==> inputs of v24 <==
==> flow/design.v <==
`timescale 1ns / 1ps
module ALU_microprocessor (
  input      [ 5:0]   alu_ctrl  ,
  input      [31:0]   in_1      ,
  input      [31:0]   in_2      ,
  input               alu_clk   ,
  output reg [31:0]   alu_rslt  ,
  output     [ 4:0]   alu_checks             
);
reg             N;                           
reg             Z;                           
reg             C;                           
reg             V;                           
reg             P;                           
always @(posedge alu_clk) begin
  case(alu_ctrl)
    5'd0 :  begin   
      {C,alu_rslt} = in_1 + in_2;            
      Z            = (alu_rslt==32'b0);
      N            = alu_rslt[31];
      V            = in_1[31]&&(in_2[31])&&(!alu_rslt[31]) || (!in_1[31])&&(!in_2[31])&&alu_rslt[31];
      P            = ^alu_rslt;
    end
    5'd1 :  begin   
      {C,alu_rslt} = in_1 + (-in_2);         
      C            = !C;
      Z            = (alu_rslt==32'b0);
      N            = alu_rslt[31];
      V            = in_1[31]&&(!in_2[31])&&(!alu_rslt[31]) || (!in_1[31])&&(in_2[31])&&alu_rslt[31];
      P            = ^alu_rslt;
    end
    5'd2 :  begin
      alu_rslt = in_1;                       
      Z        = (alu_rslt==32'b0);
      N        = alu_rslt[31];
      V        = 0;    
      C        = 0;
      P        = ^alu_rslt;
    end
     5'd3 :  begin
      alu_rslt = in_2;                       
      Z        = (alu_rslt==32'b0);
      N        = alu_rslt[31];
      V        = 0;    
      C        = 0;
      P        = ^alu_rslt;
    end
     5'd4 :  begin
      {C,alu_rslt} = in_1 + 1;               
      Z        = (alu_rslt==32'b0);
      N        = alu_rslt[31];
      V        = 0;
      P        = ^alu_rslt;    
    end
    5'd5 :  begin
      {C,alu_rslt} = in_2 + 1;               
      Z        = (alu_rslt==32'b0);
      N        = alu_rslt[31];
      V        = 0;   
      P        = ^alu_rslt; 
    end
    5'd6 :  begin
      alu_rslt = in_1 - 1;                   
      Z        = (alu_rslt==32'b0);
      N        = alu_rslt[31];
      V        = 0;    
      C        = alu_rslt[31];
      P        = ^alu_rslt;
    end
    5'd7 :  begin
      alu_rslt = in_2 - 1;                   
      Z        = (alu_rslt==32'b0);
      N        = alu_rslt[31];
      V        = 0;    
      C        = alu_rslt[31];
      P        = ^alu_rslt;
    end
    5'd8 :  begin   
      alu_rslt = in_1 & in_2;                
      Z        = (alu_rslt==32'b0);
      N        = alu_rslt[31];
      C        = 0;                          
      V        = 0;                          
      P        = ^alu_rslt;
    end
    5'd9 :  begin  
      alu_rslt = in_1 | in_2;                
      Z        = (alu_rslt==32'b0);
      N        = alu_rslt[31];
      V        = 0;                          
      C        = 0;                          
      P        = ^alu_rslt;
    end
    5'd10:  begin  
      alu_rslt = ~(in_1 & in_2);             
      Z        = (alu_rslt==32'b0);
      N        = alu_rslt[31];
      V        = 0;                          
      C        = 0;                          
      P        = ^alu_rslt;
    end
    5'd11:  begin  
      alu_rslt = ~(in_1 | in_2);             
      Z        = (alu_rslt==32'b0);
      N        = alu_rslt[31];
      V        = 0;                          
      C        = 0;                          
      P        = ^alu_rslt;
    end
    5'd12:  begin  
      alu_rslt = ~(in_1 ^ in_2);             
      Z        = (alu_rslt==32'b0);
      N        = alu_rslt[31];
      V        = 0;                          
      C        = 0;                          
      P        = ^alu_rslt;
    end
    5'd13:  begin  
      alu_rslt = in_1 ^ in_2;                
      Z        = (alu_rslt==32'b0);
      N        = alu_rslt[31];
      V        = 0;                          
      C        = 0;                          
      P        = ^alu_rslt;
    end
    5'd14:  begin  
      alu_rslt = ~in_1;                      
      Z        = (alu_rslt==32'b0);
      N        = alu_rslt[31];
      V        = 0;                          
      C        = 0;                          
      P        = ^alu_rslt;
    end
    5'd15:  begin  
      alu_rslt = ~in_2;                      
      Z        = (alu_rslt==32'b0);
      N        = alu_rslt[31];
      V        = 0;                          
      C        = 0;                          
      P        = ^alu_rslt;
    end
    5'd16:  begin
      alu_rslt = in_1 << 1;                  
      Z        = (alu_rslt==32'b0);
      N        = alu_rslt[31];
      V        = 0;                          
      C        = alu_rslt[31];
      P        = ^alu_rslt;
    end
    5'd17:  begin
      alu_rslt = in_2 << 1;                  
      Z        = (alu_rslt==32'b0);
      N        = alu_rslt[31];
      V        = 0;                          
      C        = alu_rslt[31];
      P        = ^alu_rslt;
    end
    5'd18:  begin
      alu_rslt = in_1 >> 1;                  
      Z        = (alu_rslt==32'b0);
      N        = alu_rslt[31];
      V        = 0;                          
      C        = alu_rslt[0];
      P        = ^alu_rslt;
    end
    5'd19:  begin
      alu_rslt = in_1 >> 1;                  
      Z        = (alu_rslt==32'b0);
      N        = alu_rslt[31];
      V        = 0;                          
      C        = alu_rslt[0];
      P        = ^alu_rslt;
    end
    5'd20:  begin
      alu_rslt = {in_1[30:0], in_1[31]};     
      Z        = (alu_rslt==32'b0);
      N        = 0;                          
      V        = 0;                          
      C        = 0;                          
      P        = ^alu_rslt;
    end
    5'd21:  begin
      alu_rslt = {in_2[30:0], in_2[31]};     
      Z        = (alu_rslt==32'b0);
      N        = 0;                          
      V        = 0;                          
      C        = 0;                          
      P        = ^alu_rslt;
    end
    5'd22:  begin
      alu_rslt = {in_1[0], in_1[31:1]};      
      Z        = (alu_rslt==32'b0);
      N        = 0;                          
      V        = 0;                          
      C        = 0;                          
      P        = ^alu_rslt;
    end
    5'd23:  begin
      alu_rslt = {in_2[0], in_2[31:1]};      
      Z        = (alu_rslt==32'b0);
      N        = 0;                          
      V        = 0;                          
      C        = 0;                          
      P        = ^alu_rslt;
    end
    default:  begin                          
      alu_rslt = 0; 
      {P,N,Z,C,V}= 5'b00100;                    
    end
  endcase  
end  
assign alu_checks = {P,V,Z,C,N};               
endmodule  
==> flow/run.sh <==
#!/bin/bash
# the make line also repeats each setting of config.mk as NAME=value (left out here)
make -C /OpenROAD-flow-scripts/flow DESIGN_CONFIG=/design/flow/config.mk WORK_HOME=/design/flow/orfs CLKGATE_MAP_FILE= finish
==> flow/config.mk <==
export PLATFORM = sky130hd
export DESIGN_NAME = ALU_microprocessor
export DESIGN_NICKNAME = ALU_microprocessor
export VERILOG_FILES = /design/flow/design.v
export SDC_FILE = /design/flow/constraint.sdc
export NUM_CORES = 4
export LEC_CHECK = 0
export CAP_MARGIN = 20
export CORE_MARGIN = 2
export CORE_UTILIZATION = 40
export SLEW_MARGIN = 20
==> flow/constraint.sdc <==
create_clock -name core_clock -period 6.87 [get_ports {alu_clk}]
set_input_delay 1.3740 -clock core_clock [delete_from_list [all_inputs] [get_ports {alu_clk}]]
set_output_delay 1.3740 -clock core_clock [all_outputs]
set_load 0.01 [all_outputs]
==> v23 (differences from v24) <==
- ABC_AREA: unset -> 1
- CORE_ASPECT_RATIO: unset -> 0.5
- CORE_UTILIZATION: 40 -> 72
- CTS_CLUSTER_DIAMETER: unset -> 371
- CTS_CLUSTER_SIZE: unset -> 99
- SETUP_SLACK_MARGIN: unset -> 1.17
- TNS_END_PERCENT: unset -> 5
==> flow/constraint.sdc (replaced) <==
create_clock -name core_clock -period 4.43 [get_ports {alu_clk}]
set_input_delay 0.8860 -clock core_clock [delete_from_list [all_inputs] [get_ports {alu_clk}]]
set_output_delay 0.8860 -clock core_clock [all_outputs]
set_load 0.01 [all_outputs]
==> results.md <==
| Step | Result | This run |
|---|---|---|
| outcome | Last stage reached | clock tree synthesis (4_1_cts) |
| yosys | Synthesized-area fraction occupied by xor and xnor cells | 0.111 |
| outcome | Run status | stopped before the end |
| place | Placed Cells | 4816 |
| yosys | Simple Share, Synth | 0.393 |
| floorplan | Area of the chip | 32200 um2 |
| outcome | Error Message | [ERROR DPL-0038] Utilization greater than 100%, impossible to legalize |
| yosys | Most frequently used cell type in the post-synthesis netlist | sky130_fd_sc_hd__nand2_1 |
That was v23.
==> results.md <==
| Step | Result | This run |
|---|---|---|
| outcome | Run status | timing/DRC/antenna clean |
| yosys | Synthesized-area fraction occupied by xor and xnor cells | 0.200 |
| power | Power group with the largest share | combinational cells |
| floorplan | Area of the chip | 46900 um2 |
| power | Worst IR drop on VDD | 0.000191 V |
| yosys | Number of register bits inferred by synthesis | 37 |
| yosys | Simple Share, Synth | 0.163 |
That was v24.

---

==> branch amber: inputs <==
// ALU_microprocessor: RTL as listed in full above, without the edits since
==> flow/config.mk <==
export PLATFORM = sky130hd
export DESIGN_NAME = ALU_microprocessor
export DESIGN_NICKNAME = ALU_microprocessor
export VERILOG_FILES = /design/flow/design.v
export SDC_FILE = /design/flow/constraint.sdc
export NUM_CORES = 4
export LEC_CHECK = 0
export CAP_MARGIN = 20
export CORE_MARGIN = 2
export CORE_UTILIZATION = 57
export SETUP_SLACK_MARGIN = 1.49
export SLEW_MARGIN = 20
==> flow/constraint.sdc <==
create_clock -name core_clock -period 5.66 [get_ports {alu_clk}]
set_input_delay 1.1320 -clock core_clock [delete_from_list [all_inputs] [get_ports {alu_clk}]]
set_output_delay 1.1320 -clock core_clock [all_outputs]
set_load 0.01 [all_outputs]
run.sh (not shown) runs the stock make flow with config.mk's settings and CLKGATE_MAP_FILE=.
==> inputs of branch delta, as changes to branch amber <==
CORE_MARGIN = 3   (was 2)
CORE_UTILIZATION = 40   (was 57)
GPL_ROUTABILITY_DRIVEN = 0   (was not set)
HOLD_SLACK_MARGIN = 0.22   (was not set)
SETUP_SLACK_MARGIN = not set   (was 1.49)
TNS_END_PERCENT = 80   (was not set)
==> flow/constraint.sdc (replaced) <==
create_clock -name core_clock -period 7.0 [get_ports {alu_clk}]
set_input_delay 1.4000 -clock core_clock [delete_from_list [all_inputs] [get_ports {alu_clk}]]
set_output_delay 1.4000 -clock core_clock [all_outputs]
set_load 0.01 [all_outputs]
==> inputs of branch lagoon, as changes to branch amber <==
CAP_MARGIN = 15   (was 20)
CELL_PAD_IN_SITES_DETAIL_PLACEMENT = 1   (was not set)
CORE_UTILIZATION = 40   (was 57)
CTS_CLUSTER_DIAMETER = 55   (was not set)
CTS_CLUSTER_SIZE = 59   (was not set)
GPL_ROUTABILITY_DRIVEN = 0   (was not set)
GPL_TIMING_DRIVEN = 0   (was not set)
HOLD_SLACK_MARGIN = -0.08   (was not set)
MAX_ROUTING_LAYER = met4   (was not set)
SETUP_SLACK_MARGIN = not set   (was 1.49)
==> flow/constraint.sdc (replaced) <==
create_clock -name core_clock -period 7.0 [get_ports {alu_clk}]
set_input_delay 1.4000 -clock core_clock [delete_from_list [all_inputs] [get_ports {alu_clk}]]
set_output_delay 1.4000 -clock core_clock [all_outputs]
set_load 0.01 [all_outputs]
==> inputs of branch quartz, as changes to branch amber <==
ABC_AREA = 1   (was not set)
CORE_UTILIZATION = 72   (was 57)
CTS_CLUSTER_DIAMETER = 371   (was not set)
CTS_CLUSTER_SIZE = 99   (was not set)
SETUP_SLACK_MARGIN = 0.25   (was 1.49)
TNS_END_PERCENT = 5   (was not set)
==> flow/constraint.sdc (replaced) <==
create_clock -name core_clock -period 4.43 [get_ports {alu_clk}]
set_input_delay 0.8860 -clock core_clock [delete_from_list [all_inputs] [get_ports {alu_clk}]]
set_output_delay 0.8860 -clock core_clock [all_outputs]
set_load 0.01 [all_outputs]
==> summary of the runs <==
In branch lagoon the synthesized area is smaller than in branch quartz, by 18%.
Branch amber completed without violations. Branch lagoon reached the layout checks and failed them: setup timing. Branch quartz stopped in clock tree synthesis (DPL-0033). Branch delta went through all stages and came out clean.
In branch amber the global-route usage is higher than in branch delta, by 20 points.
Count of clock-buffer cells in the layout is the same in branch amber and branch delta.
Against branch lagoon, the non-clock buffer count of branch amber is higher by 219.
Power is estimated from default activity; no workload was simulated.
